==> flow/design.v <==
module softmax_4 (
    input wire clk,
    input wire reset,
    input wire start,
    input wire [15:0] in0, in1, in2, in3,     
    output reg [7:0] out0, out1, out2, out3, 
    output reg done
);
    parameter IDLE = 2'd0, EXP = 2'd1, DIVIDE = 2'd2, DONE = 2'd3;
    reg [1:0] state;
    reg [15:0] exp0, exp1, exp2, exp3;
    wire [17:0] sum_exp;
    reg [7:0] result0, result1, result2, result3;
    always @(posedge clk or posedge reset) begin
        if (reset)
            state <= IDLE;
        else begin
            case (state)
                IDLE:    state <= (start) ? EXP : IDLE;
                EXP:     state <= DIVIDE;
                DIVIDE:  state <= DONE;
                DONE:    state <= IDLE;
                default: state <= IDLE;
            endcase
        end
    end
    wire [31:0] x_sq0, x_sq1, x_sq2, x_sq3;
    assign x_sq0 = in0 * in0;
    assign x_sq1 = in1 * in1;
    assign x_sq2 = in2 * in2;
    assign x_sq3 = in3 * in3;
    assign sum_exp = exp0 + exp1 + exp2 + exp3;
    always @(posedge clk) begin
        if (reset) begin
            exp0 <= 0; exp1 <= 0; exp2 <= 0; exp3 <= 0;
            done <= 0;
        end else begin
            case (state)
                EXP: begin
                    exp0 <= 16'd256 + in0 + (x_sq0 >> 9);
                    exp1 <= 16'd256 + in1 + (x_sq1 >> 9);
                    exp2 <= 16'd256 + in2 + (x_sq2 >> 9);
                    exp3 <= 16'd256 + in3 + (x_sq3 >> 9);
                end
                DIVIDE: begin
                    if (sum_exp != 0) begin
                        result0 <= ({8'd0, exp0} * 24'd255) / sum_exp;
                        result1 <= ({8'd0, exp1} * 24'd255) / sum_exp;
                        result2 <= ({8'd0, exp2} * 24'd255) / sum_exp;
                        result3 <= ({8'd0, exp3} * 24'd255) / sum_exp;
                    end else begin
                        result0 <= 0;
                        result1 <= 0;
                        result2 <= 0;
                        result3 <= 0;
                    end
                end
                DONE: begin
                    out0 <= result0;
                    out1 <= result1;
                    out2 <= result2;
                    out3 <= result3;
                    done <= 1;
                end
                default: begin
                    done <= 0;
                end
            endcase
        end
    end
endmodule
Settings: LEC_CHECK=0, CAP_MARGIN=25, CELL_PAD_IN_SITES_GLOBAL_PLACEMENT=1, CORE_ASPECT_RATIO=1.8, CORE_MARGIN=8, CORE_UTILIZATION=55, CTS_CLUSTER_DIAMETER=397, CTS_CLUSTER_SIZE=98, GPL_TIMING_DRIVEN=1, MAX_ROUTING_LAYER=met4, MIN_ROUTING_LAYER=met1, PLACE_DENSITY=0.36, SLEW_MARGIN=5, TNS_END_PERCENT=10; clock period 73.5 ns.
run.sh (not shown) runs the stock make flow with config.mk's settings and CLKGATE_MAP_FILE=.
The baseline finished clean.
Then changed:
Settings changed: CORE_MARGIN 8 to 2, CORE_UTILIZATION 55 to 63, CTS_CLUSTER_DIAMETER 397 to unset, CTS_CLUSTER_SIZE 98 to unset, SLEW_MARGIN 5 to 30, TNS_END_PERCENT 10 to unset.
Clock period 73.5 ns to 53.5 ns, I/O delays scaled along.
Result: The changed run completed and failed the layout checks on setup timing; total power rose by about 50%; final area rose by 22%; synthesized area is unchanged; clock power rose by 43%; clock skew fell by 0.0051 ns; count of clock-buffer cells in the layout rose by 12; hold slack got worse by 0.0077 ns; first-iteration DRC count rose by 43%; wire length rose by about 10%.
Then changed:
Settings changed: CAP_MARGIN 25 to 20, CELL_PAD_IN_SITES_GLOBAL_PLACEMENT 1 to unset, CORE_ASPECT_RATIO 1.8 to unset, CORE_UTILIZATION 63 to 66, GPL_TIMING_DRIVEN 1 to unset, MAX_ROUTING_LAYER met4 to unset, MIN_ROUTING_LAYER met1 to unset, PLACE_DENSITY 0.36 to unset, SLEW_MARGIN 30 to 20.
Clock period 53.5 ns to 19.9 ns, I/O delays scaled along.
Effect: With this change the flow stopped in global routing. Area after synthesis is unchanged. Die size shrinks by a few percent. Synthesized cell count does not change.
Then changed:
Settings changed: CORE_UTILIZATION 66 to 70, CTS_CLUSTER_SIZE set to 36, SETUP_SLACK_MARGIN set to 2.82.
Result:
- With this change the flow ended with an error in clock tree synthesis
- area after synthesis stays the same
- synthesized cell count does not change
- die area goes down by a few percent

* * *

Setup of run A:
// softmax_4: RTL as listed in full above, without the edits since
clock: 46.3 ns
lec_check: 0
cap_margin: 20
core_margin: 2
core_utilization: 70
slew_margin: 20
clock tree synthesis: run A exited with error
Input changes introduced in run B (baseline for comparison: run A):
# run A
export LEC_CHECK = 0
export CAP_MARGIN = 20
export CORE_MARGIN = 2
export CORE_UTILIZATION = 70
export SLEW_MARGIN = 20
create_clock -name core_clock -period 46.3 [get_ports {clk}]
# run B
export LEC_CHECK = 0
export ABC_AREA = 1
export CAP_MARGIN = 20
export CORE_MARGIN = 2
export CORE_UTILIZATION = 59
export SLEW_MARGIN = 20
create_clock -name core_clock -period 45.8 [get_ports {clk}]
--- outcome ---
- No final results exist for run B, since it was stopped by error GRT-0116 during global routing.
- Run A never completed, since it errored out during clock tree synthesis.
- Run A → run B: chip area estimate from yosys synthesis saw an increase, detailed placer's ending HPWL lower, horizontal extent of the die grew by 37 um, area fraction in full adders, half adders and majority gates moved down.
- Row synthesized area: run B higher / run A lower
- The sequential share of the synthesized area of run B and that of run A are within noise of each other.
- The run showing the smaller vertical die size is run A.
For run C, these inputs were changed with respect to run B:
# run B
export LEC_CHECK = 0
export ABC_AREA = 1
export CAP_MARGIN = 20
export CORE_MARGIN = 2
export CORE_UTILIZATION = 59
export SLEW_MARGIN = 20
create_clock -name core_clock -period 45.8 [get_ports {clk}]
# run C
export LEC_CHECK = 0
export CAP_MARGIN = 20
export CORE_MARGIN = 2
export CORE_UTILIZATION = 57
export SLEW_MARGIN = 20
create_clock -name core_clock -period 48.8 [get_ports {clk}]
Findings:
Although it ran to completion, run C produced a layout that fails the final checks because of setup timing.
Post-CTS repair timing setup buffer count: run C vs run B down about 65%
Between run B and run C, post-synthesis instance area decreased.
Reported for run C and run B, number of enable-type register cells in the synthesized netlist turned out identical to the last digit.
Taking run B as the reference, in run C overall die area increased by 2800 um2 relative to the old numbers, die span in y moved up, number of instances in the synthesized netlist now sits lower, count of port buffers added during placement held steady.
Compared with run B, in run C parity-gate share of the synthesized area counting xor and xnor cells went down 2.2 points, clock sink count closely matched the old numbers, worst setup timing slack at the placement stage has increased.
--- input diff run C..run D ---
# run C
export LEC_CHECK = 0
export CAP_MARGIN = 20
export CORE_MARGIN = 2
export CORE_UTILIZATION = 57
export SLEW_MARGIN = 20
create_clock -name core_clock -period 48.8 [get_ports {clk}]
# run D
export LEC_CHECK = 0
export CAP_MARGIN = 20
export CORE_MARGIN = 2
export CORE_UTILIZATION = 40
export SLEW_MARGIN = 20
create_clock -name core_clock -period 57.9 [get_ports {clk}]
==> results <==
Run D finished end to end and its layout was clean on timing, DRC and antenna.
Delta(cell count, run D - run C) < 0
Worst-case reg-to-reg path depth: run D vs run C up 2
Of the two candidates, run C has the worse final design instance area without fill and run D the better one.
Summary of the comparison: post-route fraction of the period consumed by the critical path is lower in run D, relative to run C.
Looking at capture point of the worst path, the result2[0]$_SDFFCE_PN0P_ result is from run D; the result3[0]$_SDFFCE_PN0P_ one comes from run C.
In terms of combinational gate count, run C and run D differ only marginally.
Run D does better than run C on final critical-path setup slack.
Run D: global router's overall resource usage 16 points below run C
Looking at power, run D sits below run C.
Run comparison: run C first element of the critical path exp3[1]$_SDFFE_PP0P_; run D first element of the critical path exp2[12]$_SDFFE_PP0P_
The inputs of run E differ from those of run D as listed below.
# run D
export LEC_CHECK = 0
export CAP_MARGIN = 20
export CORE_MARGIN = 2
export CORE_UTILIZATION = 40
export SLEW_MARGIN = 20
create_clock -name core_clock -period 57.9 [get_ports {clk}]
# run E
export LEC_CHECK = 0
export CAP_MARGIN = 20
export CORE_MARGIN = 2
export CORE_UTILIZATION = 63
export SLEW_MARGIN = 20
create_clock -name core_clock -period 46.3 [get_ports {clk}]
Run D has a lower post-placement cell area than run E. Re area after synthesis: no difference whatsoever between run E and run D. What run D reported for area inside the core boundary has to be multiplied by 0.63 to get the figure for run E. Re number of sinks on the clock net: no difference whatsoever between run D and run E. Summary across run D and run E: the single failing run is run E. Placed instance count: run D and run E compared, higher one is run E. For post-cts gate resize count, dividing the value from run D by the value from run E gives 0.092. Vertical die size: run E < run D. Comparing run E against run D, there is no change at all in count of different cell masters after synthesis.
No activity file was given, so power comes from the tool's default toggle rates.
